==> branch ember: inputs <==
==> flow/design.v <==
`timescale 1ns / 1ps
module change(
input clk,
input [9:0] n,
output reg[7:0]s1,
output reg[7:0]s2,
output reg[7:0]s3
    );
parameter zero = 8'b11000000;  
parameter one = 8'b11111001;   
parameter two = 8'b10100100;   
parameter three = 8'b10110000; 
parameter four = 8'b10011001;  
parameter five = 8'b10010010;  
parameter six = 8'b10000010;   
parameter seven = 8'b11111000; 
parameter eight = 8'b10000000; 
parameter nine = 8'b10010000;  
always@(posedge clk)begin
    case(n/100)
         0: s1<=zero;
         1: s1<=one;
         2: s1<=two;
         3: s1<=three;
         4: s1<=four;
         5: s1<=five;
         6: s1<=six;
         7: s1<=seven;
         8: s1<=eight;
         9: s1<=nine;
    endcase
    case((n-(n/100)*100)/10)
         0: s2<=zero;
         1: s2<=one;
         2: s2<=two;
         3: s2<=three;
         4: s2<=four;
         5: s2<=five;
         6: s2<=six;
         7: s2<=seven;
         8: s2<=eight;
         9: s2<=nine;
    endcase
    case(n-(n/100)*100-((n-(n/100)*100)/10)*10)
         0: s3<=zero;
         1: s3<=one;
         2: s3<=two;
         3: s3<=three;
         4: s3<=four;
         5: s3<=five;
         6: s3<=six;
         7: s3<=seven;
         8: s3<=eight;
         9: s3<=nine;
        endcase
end
endmodule
`timescale 1ns / 1ps
module turn(
input clk,rst,sw,
input [0:0]next,
input [3:0]n,  
output [9:0] num, 
output reg signed [31:0] n1,
output reg signed [31:0] n2,
output reg signed [31:0] n3,
output reg[7:0] show1,
output reg[7:0]show2,
output reg[7:0]show3
    );
reg [2:0]state,next_state;
parameter zero = 8'b11000000;  
parameter one = 8'b11111001;   
parameter two = 8'b10100100;   
parameter three = 8'b10110000; 
parameter four = 8'b10011001;  
parameter five = 8'b10010010;  
parameter six = 8'b10000010;   
parameter seven = 8'b11111000; 
parameter eight = 8'b10000000; 
parameter nine = 8'b10010000;  
parameter none=8'b11110111;
parameter start=3'b000;
parameter bai=3'b000;
parameter shi=3'b010;
parameter ge=3'b011;
reg [0:0]o;
reg flag1;
reg flag2;
reg e;
always@(posedge clk)
 if(n==12)e<=1'b1;
 else e<=1'b0;
wire [0:0]flag_out;
assign flag_out = (!flag2) && flag1;
always@(posedge clk)begin
	if(rst==1)begin
		flag1 <= 1'b0;
		flag2 <= 1'b0;
	end
	else begin
		flag1 <= e;
		flag2 <= flag1 ;
	end
end
always@(posedge clk)
    if(rst)begin   
        state<=bai;
    end
    else
    if(flag_out&&sw)
              state<=next_state;
always@(posedge clk)
    if(rst) next_state<=bai;
    else
    if(sw)
    case(state)
        bai:
            next_state<=shi;
        shi:
            next_state<=ge;
        ge:
            next_state<=bai;
    endcase
assign
 num=100*n1+10*n2+n3;
always@(posedge clk)
        if(rst)
        begin 
                n1<=0;
                n2<=0;
                n3<=0;
        end
        else if(sw)begin
        case(state)
                    bai:if(n<=9)n1<=n;
                    shi:if(n<=9)n2<=n;
                    ge:if(n<=9)n3<=n;
                endcase
        end       
always@(posedge clk)
    if(rst)
    begin    
        show1<=none;
        show2<=none;
        show3<=none;
    end
    else if(sw)
    begin
        case(n1)
            0: show1<=zero;
            1: show1<=one;
            2: show1<=two;
            3: show1<=three;
            4: show1<=four;
            5: show1<=five;
            6: show1<=six;
            7: show1<=seven;
            8: show1<=eight;
            9: show1<=nine;
        endcase
        case(n2)
            0: show2<=zero;
            1: show2<=one;
            2: show2<=two;
            3: show2<=three;
            4: show2<=four;
            5: show2<=five;
            6: show2<=six;
            7: show2<=seven;
            8: show2<=eight;
            9: show2<=nine;
        endcase
        case(n3)
            0: show3<=zero;
            1: show3<=one;
            2: show3<=two;
            3: show3<=three;
            4: show3<=four;
            5: show3<=five;
            6: show3<=six;
            7: show3<=seven;
            8: show3<=eight;
            9: show3<=nine;
               endcase
    end  
endmodule
`timescale 1ns / 1ps
module manager(
input clk,rst,rstk,sw,
input [0:0]next,
input [3:0]n,
input [2:0]mode,
input [9:0]moneyget,
input [9:0]timeget,
input swm,
input [0:0]nextt,
output reg[9:0]initial_money,
output reg [9:0]per_money,
output reg[9:0]num_of_park,
output reg[9:0]initial_vipmoney,
output reg [9:0]averagetime,
output reg[63:0]show
    );  
    reg nextti;
integer sumofcar;
reg [9:0]totaltime; 
reg [9:0]totalmoney;  
parameter set=3'b000;   
parameter ok=3'b001; 
parameter fail=3'b010;
parameter simoney=3'b011; 
parameter spmoney=3'b100; 
parameter snopark=3'b101;
parameter svmoney=3'b110;
parameter satime=3'b111;
parameter set_initial_money=3'b001;  
parameter set_per_money=3'b010;  
parameter set_initial_vipmoney=3'b011;  
parameter empty_park=3'b100;  
parameter set_park=3'b101;  
parameter show_money=3'b110;   
parameter zero = 8'b11000000;  
parameter one = 8'b11111001;   
parameter two = 8'b10100100;   
parameter three = 8'b10110000;
parameter four = 8'b10011001;  
parameter five = 8'b10010010;  
parameter six = 8'b10000010;   
parameter seven = 8'b11111000; 
parameter eight = 8'b10000000; 
parameter nine = 8'b10010000;  
parameter _A = 8'b10001000;    
parameter _B = 8'b10000011;    
parameter _C = 8'b11000110;    
parameter _D = 8'b10100001;    
parameter _E = 8'b10000110;    
parameter _F = 8'b10001110;    
parameter _G = 8'b11000010;    
parameter _H = 8'b10001001;    
parameter _I = 8'b11110000;    
parameter _J = 8'b11110001;    
parameter _K = 8'b10001010;    
parameter _L = 8'b11000111;    
parameter _M = 8'b11001000;    
parameter _N = 8'b10101011;    
parameter _O = 8'b10100011;    
parameter _P = 8'b10001100;    
parameter _Q = 8'b10011000;    
parameter _R = 8'b11001110;    
parameter _S = 8'b10110110;    
parameter _T = 8'b10000111;    
parameter _U = 8'b11000001;    
parameter _V = 8'b11100011;   
parameter _W = 8'b10000001;    
parameter _X = 8'b10011011;    
parameter _Y = 8'b10010001;    
parameter _Z = 8'b10100101;    
reg swt;
wire [9:0]num;
wire [3:0]n1t;
wire [3:0]n2t;
wire [3:0]n3t;
wire [7:0]show1t;
wire [7:0]show2t;
wire [7:0]show3t;
reg [2:0]state;
reg [2:0]next_state;
wire[7:0]im1;
wire[7:0]im2;
wire[7:0]im3;
wire[7:0]pm1;
wire[7:0]pm2;
wire[7:0]pm3;
wire[7:0]vim1;
wire[7:0]vim2;
wire[7:0]vim3;
wire[7:0]np1;
wire[7:0]np2;
wire[7:0]np3;
wire[7:0]at1;
wire[7:0]at2;
wire[7:0]at3;
turn t(.clk(clk),.rst(rstk),.sw(swt),.next(nextt),.n(n),.num(num),.n1(n1t),.n2(n2t),.n3(n3t),.show1(show1t),.show2(show2t),.show3(show3t));
change im(.clk(clk),.n(initial_money),.s1(im1),.s2(im2),.s3(im3));
change pm(.clk(clk),.n(per_money),.s1(pm1),.s2(pm2),.s3(pm3));
change vim(.clk(clk),.n(initial_vipmoney),.s1(vim1),.s2(vim2),.s3(vim3));
change np(.clk(clk),.n(num_of_park),.s1(np1),.s2(np2),.s3(np3));
change at(.clk(clk),.n(averagetime),.s1(at1),.s2(at2),.s3(at3));
reg e;
reg flag1;
reg flag2;
wire [0:0]flag_out;
always@(posedge clk)
 if(n==10)e<=1'b1;
 else e<=1'b0;
assign flag_out = (!flag2) && flag1;
always@(posedge clk)begin
	if(rst==1)begin
		flag1 <= 1'b0;
		flag2 <= 1'b0;
	end
	else begin
		flag1 <= e;
		flag2 <= flag1 ;
	end
end
reg flag11;
reg flag22;
wire [0:0]flag_out1;
assign flag_out1 = (!flag22) && flag11;
always@(posedge clk)begin
	if(rst==1)begin
		flag11 <= 1'b0;
		flag22 <= 1'b0;
	end
	else begin
		flag11 <= next;
		flag22 <= flag11 ;
	end
end
always@(posedge clk)    
      if(rst)
         begin
       if(mode==show_money)
            begin
               state<=simoney;
            end
            else begin 
              state<=set;
            end
       end
      else begin
         if(flag_out)begin
            state<=next_state;          
         end
      end
always@(posedge clk)
  if(rst)begin
  initial_money<=9;
          per_money<=5;        
          initial_vipmoney<=8;
          swt<=1'b1;
          num_of_park<=8;
          show<={8'b11111111,_M,_A,_N,_A,_G,_E,_R};    
end
  else 
  if(sw)begin    if(state==ok||state==fail)begin case(state)
   ok:
                                               show<={8'b11111111,_S,_U,_C,_C,_E,_S,_S};
                                           fail:
                                               show<={24'b11111111_11111111_11111111,_E,_R,_R,_O,_R};
                                               endcase
  end
  else if(sw)
                     case(mode)
                         set_initial_money:begin
                             show<={one,32'b11111111_11111111_11111111_11111111,show1t,show2t,show3t};
                             if(next&&num<20)
                             initial_money<=num;
                         end
                         set_per_money:begin
                             show<={two,32'b11111111_11111111_11111111_11111111,show1t,show2t,show3t}; 
                             if(next&&num<20)
                             per_money<=num;
                         end  
                         set_initial_vipmoney:begin
                             show<={three,32'b11111111_11111111_11111111_11111111,show1t,show2t,show3t}; 
                             if(next&&num<20)
                             initial_vipmoney<=num;
                         end
                         empty_park:
                             show<={four,16'b11111111_11111111,_E,_M,_P,_T,_Y}; 
                         set_park:begin
                             show<={five,32'b11111111_11111111_11111111_11111111,show1t,show2t,show3t};
                             if(next&&num<20)
                             num_of_park<=num;
                             end
                         show_money:
                               case(state)
                                          simoney:
                                              show<={one,one,one,16'b11111111_11111111,im1,im2,im3};
                                          spmoney:
                                              show<={two,two,two,16'b11111111_11111111,pm1,pm2,pm3}; 
                                          snopark:
                                              show<={three,three,three,16'b11111111_11111111,np1,np2,np3};
                                          svmoney:
                                              show<={four,four,four,16'b11111111_11111111,vim1,vim2,vim3};
                                          satime: 
                                              show<={seven,seven,seven,16'b11111111_11111111,at1,at2,at3};
                                          default:
                                          show<={one,one,one,16'b11111111_11111111,im1,im2,im3};
                                              endcase
                     endcase    
end
always@(posedge clk)      
    if(rst) next_state<=set;
    else
    begin
                   if(state==ok||state==fail)begin
                   next_state<=set;
                   end
                   else
                        case(mode)
                            set_initial_money:
                             if(num<20)
                                   next_state<=ok;
                                   else  next_state<=fail;
                            set_per_money:
                          if(num<20)
                                   next_state<=ok;
                              else  next_state<=fail;
                            set_initial_vipmoney:
                              if(num<20)
                                   next_state<=ok;
                                   else  next_state<=fail;
                            set_park:
                              if(num<20)
                                   next_state<=ok;
                                 else  next_state<=fail;
                            empty_park:
                                 next_state<=ok;
                            show_money:
                            case(state)
                            simoney:
                                 next_state<=spmoney;
                            spmoney:
                                 next_state<=snopark;
                            snopark:
                                 next_state<=svmoney;
                            svmoney:
                                 next_state<=satime;
                            default:
                                 next_state<= simoney;
                             endcase
                        endcase
                    end
always@(posedge clk)
  if(rst)begin
      totaltime<=0;
      totalmoney<=0;
      sumofcar<=0;
      averagetime<=0;
  end
  else if(swm)begin
      totaltime<=totaltime+timeget;
      totalmoney<=totalmoney+moneyget;
      sumofcar<=sumofcar+1;
      averagetime<=(sumofcar==0) ? 10'd0 : totaltime/sumofcar;
  end
endmodule
==> flow/run.sh <==
#!/bin/bash
# the make line also repeats each setting of config.mk as NAME=value (left out here)
make -C /OpenROAD-flow-scripts/flow DESIGN_CONFIG=/design/flow/config.mk WORK_HOME=/design/flow/orfs CLKGATE_MAP_FILE= finish
==> flow/config.mk <==
export PLATFORM = sky130hd
export DESIGN_NAME = manager
export DESIGN_NICKNAME = manager
export VERILOG_FILES = /design/flow/design.v
export SDC_FILE = /design/flow/constraint.sdc
export NUM_CORES = 4
export LEC_CHECK = 0
export CAP_MARGIN = 20
export CELL_PAD_IN_SITES_GLOBAL_PLACEMENT = 2
export CORE_MARGIN = 2
export CORE_UTILIZATION = 72
export CTS_CLUSTER_DIAMETER = 227
export CTS_CLUSTER_SIZE = 89
export GPL_ROUTABILITY_DRIVEN = 0
export GPL_TIMING_DRIVEN = 1
export MAX_ROUTING_LAYER = met5
export MIN_ROUTING_LAYER = met1
export PLACE_DENSITY = 0.37
export SLEW_MARGIN = 20
==> flow/constraint.sdc <==
create_clock -name core_clock -period 109.0 [get_ports {clk}]
set_input_delay 21.8000 -clock core_clock [delete_from_list [all_inputs] [get_ports {clk}]]
set_output_delay 21.8000 -clock core_clock [all_outputs]
set_load 0.01 [all_outputs]
==> branch pepper: changes against branch ember <==
Settings changed: ABC_AREA set to 0, CELL_PAD_IN_SITES_GLOBAL_PLACEMENT 2 to not set, CORE_UTILIZATION 72 to 65, CTS_CLUSTER_DIAMETER 227 to not set, CTS_CLUSTER_SIZE 89 to not set, GPL_ROUTABILITY_DRIVEN 0 to not set, GPL_TIMING_DRIVEN 1 to not set, MAX_ROUTING_LAYER met5 to not set, MIN_ROUTING_LAYER met1 to not set, PLACE_DENSITY 0.37 to not set, TNS_END_PERCENT set to 5.
==> flow/constraint.sdc (replaced) <==
create_clock -name core_clock -period 61.0 [get_ports {clk}]
set_input_delay 12.2000 -clock core_clock [delete_from_list [all_inputs] [get_ports {clk}]]
set_output_delay 12.2000 -clock core_clock [all_outputs]
set_load 0.01 [all_outputs]
==> results <==
metric	branch pepper	branch ember
Run status	failed layout checks	stopped before the end
Stage where the flow stopped	-	global placement without I/O (3_1_place_gp_skip_io)
Reasons for failing layout checks	negative setup slack	-
Top-area cell type share of the netlist area	20.77%	20.77%
Synth Warn #	6	6
Cells after synthesis	9,250	9,250
Fraction of synthesized cell area in xor and xnor cells	7.908%	7.908%
Fraction of synthesis flops using an asynchronous set or reset pin	0%	0%
Die area	0.1079 mm2	0.09752 mm2
Post-synth tally of flip-flops with integrated enable	108	108
FP Util	65.28%	72.35%
Post-synthesis instance area	0.06843 mm2	0.06843 mm2
Die width	328.5 um	312.3 um
Yosys cell count	9,250	9,250
Placement Rows	119	113
Most common cell in the netlist	sky130_fd_sc_hd__ha_1	sky130_fd_sc_hd__ha_1
Top cell type by total area after synthesis	sky130_fd_sc_hd__ha_1	sky130_fd_sc_hd__ha_1
Proportion of synthesized area in mux cells	4.697%	4.697%
Post-synthesis register bit count	293	293
Chip area line of the yosys report	0.06843 mm2	0.06843 mm2
Height of the chip	328.5 um	312.3 um
Area of the core	0.1048 mm2	0.09459 mm2
